==> run a <==
==> flow/design.v <==
module pixel_sort_asc (
	 input clk, reset, soft_rst,
	 input enable, 
	 input      [15:0] Pixel_in1, Pixel_in2, Pixel_in3, Pixel_in4 , Pixel_in5 , Pixel_in6, Pixel_in7, Pixel_in8,
	 output reg [15:0] Pixel_out1, Pixel_out2, Pixel_out3, Pixel_out4 , Pixel_out5 , Pixel_out6, Pixel_out7, Pixel_out8,    output reg valid_out
);
integer i, j;
reg [15:0] array [1:8]; 
reg [15:0] temp;
reg [15:0] in1, in2, in3, in4, in5, in6, in7, in8;
always @(posedge clk)
 begin
 if (reset)
     begin
	  in1 <= 0;
	  in2 <= 0; 
	  in3 <= 0; 
	  in4 <=	0;
	  in5 <=	0; 
	  in6 <=	0; 
	  in7 <=	0; 
	  in8 <=	0; 
	  valid_out <= 0; 
		 Pixel_out1 <= 0;
		 Pixel_out2 <= 0;
		 Pixel_out3 <= 0;
		 Pixel_out4 <= 0;
		 Pixel_out5 <= 0;
		 Pixel_out6 <= 0;
		 Pixel_out7 <= 0;
		 Pixel_out8 <= 0; 
	  end 
	  else if(soft_rst)
		 begin 
	    in1 <=  0;
		 in2 <=  0; 
	    in3 <=  0; 
	    in4 <=	0;
	    in5 <=	0; 
	    in6 <=	0; 
	    in7 <=	0; 
	    in8 <=	0; 
	    valid_out <= 0; 
		 Pixel_out1 <= 0;
		 Pixel_out2 <= 0;
		 Pixel_out3 <= 0;
		 Pixel_out4 <= 0;
		 Pixel_out5 <= 0;
		 Pixel_out6 <= 0;
		 Pixel_out7 <= 0;
		 Pixel_out8 <= 0; 
       end
		 else  if(enable)
		 begin
       valid_out <= 1;
		in1<= Pixel_in1;
		in2<= Pixel_in2; 
		in3<= Pixel_in3; 
		in4<= Pixel_in4;  
		in5<=	Pixel_in5; 
		in6<=	Pixel_in6; 
		in7<=	Pixel_in7; 
		in8<=	Pixel_in8; 
		 Pixel_out1 <= array[8];
		 Pixel_out2 <= array[7];
		 Pixel_out3 <= array[6];
		 Pixel_out4 <= array[5];
		 Pixel_out5 <= array[4];
		 Pixel_out6 <= array[3];
		 Pixel_out7 <= array[2];
		 Pixel_out8 <= array[1];
	  	end
		 else begin
		 valid_out <= 0;
		 in1 <=  0;
		 in2 <=  0; 
	    in3 <=  0; 
	    in4 <=	0;
	    in5 <=	0; 
	    in6 <=	0; 
	    in7 <=	0; 
	    in8 <=	0; 
		 Pixel_out1 <= 0;
		 Pixel_out2 <= 0;
		 Pixel_out3 <= 0;
		 Pixel_out4 <= 0;
		 Pixel_out5 <= 0;
		 Pixel_out6 <= 0;
		 Pixel_out7 <= 0;
		 Pixel_out8 <= 0; 
       end	
 end 
 always @(*)
  begin
 if (reset)
     begin
		 array[1] =  0; 
		 array[2] =	 0;
		 array[3] =  0;
		 array[4] =  0;
		 array[5] =  0;
		 array[6] =  0;
		 array[7] =  0;
		 array[8] =  0;
	  end 
	  else if(soft_rst)
		 begin 
	    array[1] =  0; 
		 array[2] =	 0;
		 array[3] =  0;
		 array[4] =  0;
		 array[5] =  0;
		 array[6] =  0;
		 array[7] =  0;
		 array[8] =  0;
	     end
	else  begin
			 array[1] =  Pixel_in1; 
			 array[2] =	 Pixel_in2;
			 array[3] =  Pixel_in3;
			 array[4] =  Pixel_in4;
			 array[5] =  Pixel_in5;
			 array[6] =  Pixel_in6;
			 array[7] =  Pixel_in7;
			 array[8] =  Pixel_in8;
 for ( i= 8; i>0; i=i-1) begin
		for(j=1; j<i; j=j+1) begin 
		 if (array[j] < array[j + 1])
          begin
            temp = array[j];
            array[j] = array[j + 1];
            array[j + 1] = temp;
				end
		   end
		end
	end
 end 
endmodule 
==> flow/run.sh <==
#!/bin/bash
# the make line also repeats each setting of config.mk as NAME=value (left out here)
make -C /OpenROAD-flow-scripts/flow DESIGN_CONFIG=/design/flow/config.mk WORK_HOME=/design/flow/orfs CLKGATE_MAP_FILE= finish
==> flow/config.mk <==
export PLATFORM = sky130hd
export DESIGN_NAME = pixel_sort_asc
export DESIGN_NICKNAME = pixel_sort_asc
export VERILOG_FILES = /design/flow/design.v
export SDC_FILE = /design/flow/constraint.sdc
export NUM_CORES = 4
export LEC_CHECK = 0
export ABC_AREA = 1
export CAP_MARGIN = 20
export CORE_ASPECT_RATIO = 1.39
export CORE_MARGIN = 2
export CORE_UTILIZATION = 72
export CTS_CLUSTER_DIAMETER = 294
export CTS_CLUSTER_SIZE = 99
export PLACE_DENSITY = 0.85
export SETUP_SLACK_MARGIN = -1.09
export SLEW_MARGIN = 20
export TNS_END_PERCENT = 10
==> flow/constraint.sdc <==
create_clock -name core_clock -period 19.4 [get_ports {clk}]
set_input_delay 3.8800 -clock core_clock [delete_from_list [all_inputs] [get_ports {clk}]]
set_output_delay 3.8800 -clock core_clock [all_outputs]
set_load 0.01 [all_outputs]
==> inputs of run b, as changes to run a <==
- ABC_AREA: 1 -> unset
- CORE_ASPECT_RATIO: 1.39 -> unset
- CORE_UTILIZATION: 72 -> 58
- CTS_CLUSTER_DIAMETER: 294 -> unset
- CTS_CLUSTER_SIZE: 99 -> unset
- PLACE_DENSITY: 0.85 -> unset
- SETUP_SLACK_MARGIN: -1.09 -> -1.53
- TNS_END_PERCENT: 10 -> unset
==> flow/constraint.sdc (replaced) <==
create_clock -name core_clock -period 26.6 [get_ports {clk}]
set_input_delay 5.3200 -clock core_clock [delete_from_list [all_inputs] [get_ports {clk}]]
set_output_delay 5.3200 -clock core_clock [all_outputs]
set_load 0.01 [all_outputs]
==> inputs of run c, as changes to run a <==
- ABC_AREA: 1 -> unset
- CORE_ASPECT_RATIO: 1.39 -> 0.5
- CORE_UTILIZATION: 72 -> 58
- CTS_CLUSTER_DIAMETER: 294 -> 54
- CTS_CLUSTER_SIZE: 99 -> 14
- PLACE_DENSITY: 0.85 -> unset
- PLACE_DENSITY_LB_ADDON: unset -> 0.3
- SETUP_SLACK_MARGIN: -1.09 -> -2.0
- TNS_END_PERCENT: 10 -> unset
==> flow/constraint.sdc (replaced) <==
create_clock -name core_clock -period 38.0 [get_ports {clk}]
set_input_delay 7.6000 -clock core_clock [delete_from_list [all_inputs] [get_ports {clk}]]
set_output_delay 7.6000 -clock core_clock [all_outputs]
set_load 0.01 [all_outputs]
==> results <==
Run status: run a stopped before the end; run c failed layout checks; run b stopped before the end
Stage where the flow stopped: run a detailed placement (3_5_place_dp); run c -; run b global routing (5_1_grt)
Layout check failures: run a -; run c setup timing; run b -
Die width: run a 156 um; run c 293 um; run b 208 um
Cell Area, Synth: run a 23,100 um^2; run c 24,200 um^2; run b 24,200 um^2
Mapped Cells: run a 3,936; run c 3,571; run b 3,571
Count leader, synth: run a nand2_1; run c nor2_1; run b nor2_1
Root buf cell: run a -; run c clkbuf_16; run b clkbuf_16
Num CTS Buffers: run a -; run c 17; run b 17
Number of clock sinks: run a -; run c 129; run b 129
Rows: run a 77; run c 52; run b 74
Chip area estimate from yosys synthesis: run a 23,100 um^2; run c 24,200 um^2; run b 24,200 um^2
Setup Buffers After CTS: run a -; run c 0; run b 42
Top-area cell type share of the netlist area: run a 21.0%; run c 20.0%; run b 20.0%
Fa+ha+maj area frac: run a 21.0%; run c 20.2%; run b 20.2%
Placeable Area: run a 31,700 um^2; run c 40,800 um^2; run b 41,000 um^2
Placed instance area: run a -; run c 28,700 um^2; run b 38,100 um^2
Routability congestion estimate from global placement: run a 1.17; run c 1.14; run b 1.10
Total half-perimeter wirelength after legalization and detailed placement: run a -; run c 75.3 mm; run b 106 mm
Synth unique cells: run a 40; run c 100; run b 100
H-tree level count: run a -; run c 4; run b 4
Synth Net Count: run a 4,455; run c 4,090; run b 4,090
Post-cts hold buffer count: run a -; run c 0; run b 0
Placement Setup Slack: run a -; run c -2.12 ns; run b -9.13 ns
